==> 12-18 <==
==> flow/design.v <==
module mux32
  (
   input [4:0] sel_i,
   input [31:0] data_i,
   output data_o
   );
   genvar i;
   wire [1:0] data_mux16_w;
   wire       data_mux32_w;
   assign data_mux32_w = (sel_i[4]) ? data_mux16_w[1] : data_mux16_w[0];
   assign data_o = data_mux32_w;
generate
   for(i=0;i<2;i=i+1)
     begin : mux16
	mux16 mux16
	 (
	  .sel_i(sel_i[3:0]),
	  .data_i(data_i[(i*16+15)-:16]),
	  .data_o(data_mux16_w[i])
	  );
     end 
endgenerate  
endmodule
module mux16
  (
   input [3:0] 	sel_i,
   input [15:0] data_i,
   output 	data_o
   );
   genvar 	i;
   wire [3:0] 	data_mux4_w;
   wire [1:0] 	data_mux8_w;
   wire 	data_mux16_w;
   assign data_mux8_w[0] = (sel_i[2]) ? data_mux4_w[1] : data_mux4_w[0];
   assign data_mux8_w[1] = (sel_i[2]) ? data_mux4_w[3] : data_mux4_w[2];
   assign data_mux16_w = (sel_i[3]) ? data_mux8_w[1] : data_mux8_w[0];
generate
   for(i=0;i<4;i=i+1)
     begin : mux4
	mux4 mux4
	 (
	  .sel_i(sel_i[1:0]),
	  .data_i(data_i[(i*4+3)-:4]),
	  .data_o(data_mux4_w[i])
	  );
     end 
endgenerate
   assign data_o = data_mux16_w;
endmodule
module mux4
  (
   input [1:0] sel_i,
   input [3:0] data_i,
   output data_o
   );
   reg 	  data_v;
   always @(*)
     case(sel_i)
       2'b00 : data_v = data_i[0];
       2'b01 : data_v = data_i[1];
       2'b10 : data_v = data_i[2];
       2'b11 : data_v = data_i[3];
     endcase
   assign data_o = data_v;
endmodule
module registers_32x32
  (
   input       clk_i,
   input       reset_ni,
   input       write_enable_i,
   input [4:0] register_addr_a_i,
   input [4:0] register_addr_b_i,
   input [4:0] register_write_i,
   input [31:0] write_data_i,
   output [31:0] read_data_a_o,
   output [31:0] read_data_b_o
   );
   integer 	 i;
   wire [4:0] 	 enable_data_w;
   reg 		 enable_register_v [1:31];
   reg [31:0] 	 register [1:31];
   assign enable_data_w = register_write_i & {5{write_enable_i}};
   always @(*)
     begin
	for(i=1;i<32;i=i+1)
	  begin
	     enable_register_v[i] = 1'b0;
	  end
	for(i=1;i<32;i=i+1)
	  begin
	     if (enable_data_w == i) enable_register_v[i] = 1'b1;
	  end 
     end 
   always @(posedge clk_i or negedge reset_ni)
     begin
	if (!reset_ni)
	  for(i=1;i<32;i=i+1)
	    begin
	       register[i] <= 32'b0;
	    end
	else
	  for(i=1;i<32;i=i+1)
	    begin
	       if (enable_register_v[i])
		 begin
		    register[i] <= write_data_i;
		 end
	    end 
     end 
   wire [31:0] decoded_read_a_data_w;
   wire [31:0] decoded_read_b_data_w;
   genvar      j;
generate
   for(j=0;j<32;j=j+1)
     begin : multiplexer
	mux32 mux32_a
	 (
	  .sel_i(register_addr_a_i),
	  .data_i({register[31][j],
		   register[30][j],
		   register[29][j],
		   register[28][j],
		   register[27][j],
		   register[26][j],
		   register[25][j],
		   register[24][j],
		   register[23][j],
		   register[22][j],
		   register[21][j],
		   register[20][j],
		   register[19][j],
		   register[18][j],
		   register[17][j],
		   register[16][j],
		   register[15][j],
		   register[14][j],
		   register[13][j],
		   register[12][j],
		   register[11][j],
		   register[10][j],
		   register[9][j],
		   register[8][j],
		   register[7][j],
		   register[6][j],
		   register[5][j],
		   register[4][j],
		   register[3][j],
		   register[2][j],
		   register[1][j],
		   1'b0}),
	  .data_o(decoded_read_a_data_w[j])
	  );
	mux32 mux32_b
	 (
	  .sel_i(register_addr_b_i),
	  .data_i({register[31][j],
		   register[30][j],
		   register[29][j],
		   register[28][j],
		   register[27][j],
		   register[26][j],
		   register[25][j],
		   register[24][j],
		   register[23][j],
		   register[22][j],
		   register[21][j],
		   register[20][j],
		   register[19][j],
		   register[18][j],
		   register[17][j],
		   register[16][j],
		   register[15][j],
		   register[14][j],
		   register[13][j],
		   register[12][j],
		   register[11][j],
		   register[10][j],
		   register[9][j],
		   register[8][j],
		   register[7][j],
		   register[6][j],
		   register[5][j],
		   register[4][j],
		   register[3][j],
		   register[2][j],
		   register[1][j],
		   1'b0}),
	  .data_o(decoded_read_b_data_w[j])
	  );
     end 
endgenerate 
   assign read_data_a_o = decoded_read_a_data_w;
   assign read_data_b_o = decoded_read_b_data_w;
endmodule 
==> flow/run.sh <==
#!/bin/bash
# the make line also repeats each setting of config.mk as NAME=value (left out here)
make -C /OpenROAD-flow-scripts/flow DESIGN_CONFIG=/design/flow/config.mk WORK_HOME=/design/flow/orfs CLKGATE_MAP_FILE= finish
==> flow/config.mk <==
export PLATFORM = sky130hd
export DESIGN_NAME = registers_32x32
export DESIGN_NICKNAME = registers_32x32
export VERILOG_FILES = /design/flow/design.v
export SDC_FILE = /design/flow/constraint.sdc
export NUM_CORES = 4
export LEC_CHECK = 0
export CAP_MARGIN = 35
export CORE_MARGIN = 2
export CORE_UTILIZATION = 72
export CTS_CLUSTER_DIAMETER = 39
export PLACE_DENSITY = 0.64
export SETUP_SLACK_MARGIN = 0.04
export SLEW_MARGIN = 20
==> flow/constraint.sdc <==
create_clock -name core_clock -period 3.19 [get_ports {clk_i}]
set_input_delay 0.6380 -clock core_clock [delete_from_list [all_inputs] [get_ports {clk_i}]]
set_output_delay 0.6380 -clock core_clock [all_outputs]
set_load 0.01 [all_outputs]
==> inputs of 02-11, as changes to 12-18 <==
- CAP_MARGIN: 35 -> 20
- CORE_UTILIZATION: 72 -> 40
- CTS_CLUSTER_DIAMETER: 39 -> not set
- PLACE_DENSITY: 0.64 -> not set
- SETUP_SLACK_MARGIN: 0.04 -> not set
==> flow/constraint.sdc (replaced) <==
create_clock -name core_clock -period 6.0 [get_ports {clk_i}]
set_input_delay 1.2000 -clock core_clock [delete_from_list [all_inputs] [get_ports {clk_i}]]
set_output_delay 1.2000 -clock core_clock [all_outputs]
set_load 0.01 [all_outputs]
==> flow_metrics.tcl <==
# collected from the flow reports
set metrics [dict create \
    status "finished with violations" \
    violations "negative setup slack" \
    timing.critical_path.slowest_cell_delay_ns 0.47 \
    clk_pin_slew_worst_paths_ns 0.06 \
    comb_area_sq_mm 0.02976 \
    setup_viol 12 \
    path_depth 11 \
    tool_warnings 34 \
    nWellTaps 1040 \
    drt-met1-wl_microns 71080 \
    sh_seq_area_pct 35.94 \
    tightest_slew_ns 0.7556 \
    p_sw_mw 12.70 \
    dr_total_vias 44445 \
    layout_setup_ws_ns -0.1135 \
    layout.nets 4568 \
]
# the run above: 12-18

==> flow_metrics.tcl <==
# collected from the flow reports
set metrics [dict create \
    path_depth 8 \
    comb_area_sq_mm 0.02849 \
    sh_seq_area_pct 40.07 \
    clk_pin_slew_worst_paths_ns 0.05 \
    dr_total_vias 37028 \
    drt-met1-wl_microns 78700 \
    tightest_slew_ns 1.135 \
    tool_warnings 32 \
    status "timing/DRC/antenna clean" \
]
# the run above: 02-11

